==> build 54 <==
// buffered_cl_builder
module buffered_cl_builder
#(
    parameter DATA_WIDTH = 32,
    parameter DATA_PER_CL = 16,
    parameter CL_WIDTH = 512,
    parameter EVICTION_POLICY = "ALL_ZEROS",  
    parameter BUFFER_DEPTH = 8,  
    parameter ALM_FULL_DIFF = 4  
)
(
    input logic clk,
    input logic reset,
    input logic evict,
    input logic data_wr,
    input logic [DATA_WIDTH - 1 : 0 ] data_in,
    input logic cl_rd,
    output logic alm_full,
    output logic out_cl_valid,
    output logic [CL_WIDTH - 1 : 0 ] out_cl
);
    logic clb_out_cl_valid;
    logic [CL_WIDTH - 1 : 0 ] clb_out_cl;
    logic                      fifo_wr_en;
    logic [CL_WIDTH - 1 : 0 ]  fifo_data_in;
    logic                      fifo_empty;
    logic                      fifo_full;
    logic                      fifo_alm_full;
    logic [CL_WIDTH - 1 : 0 ]  fifo_data_out;
    assign out_cl_valid = ~fifo_empty;
    assign out_cl       = fifo_data_out;
    assign alm_full     = fifo_alm_full;
    always_ff @(posedge clk) begin
        fifo_wr_en   <= clb_out_cl_valid;
        fifo_data_in <= clb_out_cl;
    end
    cl_builder #(
        .DATA_WIDTH(DATA_WIDTH),
        .DATA_PER_CL(DATA_PER_CL),
        .CL_WIDTH(CL_WIDTH),
        .EVICTION_POLICY(EVICTION_POLICY)
    ) cl_builder_internal_mod (
        .clk(clk),
        .reset(reset),
        .evict(evict),
        .data_wr(data_wr),
        .data_in(data_in),
        .out_cl_valid(clb_out_cl_valid),
        .out_cl(clb_out_cl)
    );
    cl_fifo #(
  ...
export LEC_CHECK = 0
export ABC_AREA = 1
export CAP_MARGIN = 20
export CELL_PAD_IN_SITES_DETAIL_PLACEMENT = 0
export CELL_PAD_IN_SITES_GLOBAL_PLACEMENT = 0
export CORE_MARGIN = 2
export CORE_UTILIZATION = 72
export HOLD_SLACK_MARGIN = 0.29
export MAX_ROUTING_LAYER = met5
export MIN_ROUTING_LAYER = met1
export SETUP_SLACK_MARGIN = 1.01
export SLEW_MARGIN = 20
export SYNTH_MEMORY_MAX_BITS = 8192
export TNS_END_PERCENT = 65
create_clock -name core_clock -period 3.99 [get_ports {clk}]
run.sh (not shown) runs the stock make flow with config.mk's settings and CLKGATE_MAP_FILE=.
==> build 86: changes against build 54 <==
==> flow/config.mk (replaced) <==
export PLATFORM = sky130hd
export DESIGN_NAME = buffered_cl_builder
export DESIGN_NICKNAME = buffered_cl_builder
export VERILOG_FILES = /design/flow/design.v
export SDC_FILE = /design/flow/constraint.sdc
export NUM_CORES = 4
export LEC_CHECK = 0
export CAP_MARGIN = 20
export CORE_MARGIN = 2
export CORE_UTILIZATION = 68
export CTS_CLUSTER_DIAMETER = 357
export CTS_CLUSTER_SIZE = 21
export SLEW_MARGIN = 20
export SYNTH_MEMORY_MAX_BITS = 8192
==> flow/constraint.sdc (replaced) <==
create_clock -name core_clock -period 3.92 [get_ports {clk}]
set_input_delay 0.7840 -clock core_clock [delete_from_list [all_inputs] [get_ports {clk}]]
set_output_delay 0.7840 -clock core_clock [all_outputs]
set_load 0.01 [all_outputs]
==> results <==
Met2 wirelength from detailed routing: build 54 287,000 um; build 86 207,000 um
Clock tree skew after final layout: build 54 0.0287 ns; build 86 0.0337 ns
Met3 global-route usage: build 54 0.0575; build 86 0.0458
Sequential power: build 54 0.0682 W; build 86 0.0679 W
CTS Hold Bufs: build 54 19; build 86 0
Complex Gates by Area: build 54 0.000502; build 86 0.000342
Number of inserted filler cells in the final layout: build 54 14.7k; build 86 14.5k
Share of synthesized cell area in full adder, half adder and majority cells: build 54 0.000662; build 86 0.000748
Average routed wire per standard cell: build 54 23.5 um; build 86 31.3 um
Maximum VDD drop: build 54 0.000550 V; build 86 0.000463 V
Worst path depth: build 54 11; build 86 10
Combinational fraction of design power: build 54 0.297; build 86 0.190
Crit-path slowest cell: build 54 sky130_fd_sc_hd__clkdlybuf4s50_1; build 86 sky130_fd_sc_hd__mux4_2
Final antenna diode count: build 54 14; build 86 11
Clock network contribution to total cell area: build 54 0.0698; build 86 0.0406
Start point of the worst hold path: build 54 cl_builder_internal_mod.out_cl_elements[466]$_SDFF_PN0_; build 86 cl_builder_internal_mod.out_cl_elements[16]$_SDFF_PN0_
Required time of the critical path: build 54 3.19 ns; build 86 3.14 ns
Combinational gates: build 54 9,333; build 86 2,141
TNS Setup: build 54 0 ns; build 86 -3.43 ns
Result of the run: build 54 finished clean; build 86 finished with violations
Violated checks: build 54 -; build 86 setup timing
Die boundary height: build 54 556 um; build 86 538 um
Cell resize tally after clock tree synthesis: build 54 967; build 86 680
DP Area: build 54 230,000 um2; build 86 206,000 um2
Hold endpoint: build 54 fifo_data_in[466]$_DFF_P_; build 86 fifo_data_in[16]$_DFF_P_
Clock H-tree levels: build 54 6; build 86 5
Number of placed instances with taps included: build 54 24.4k; build 86 12.4k
Post-synthesis cell type with the largest instance count: build 54 sky130_fd_sc_hd__nand2_1; build 86 sky130_fd_sc_hd__edfxtp_1
No activity file was given, so power comes from the tool's default toggle rates.
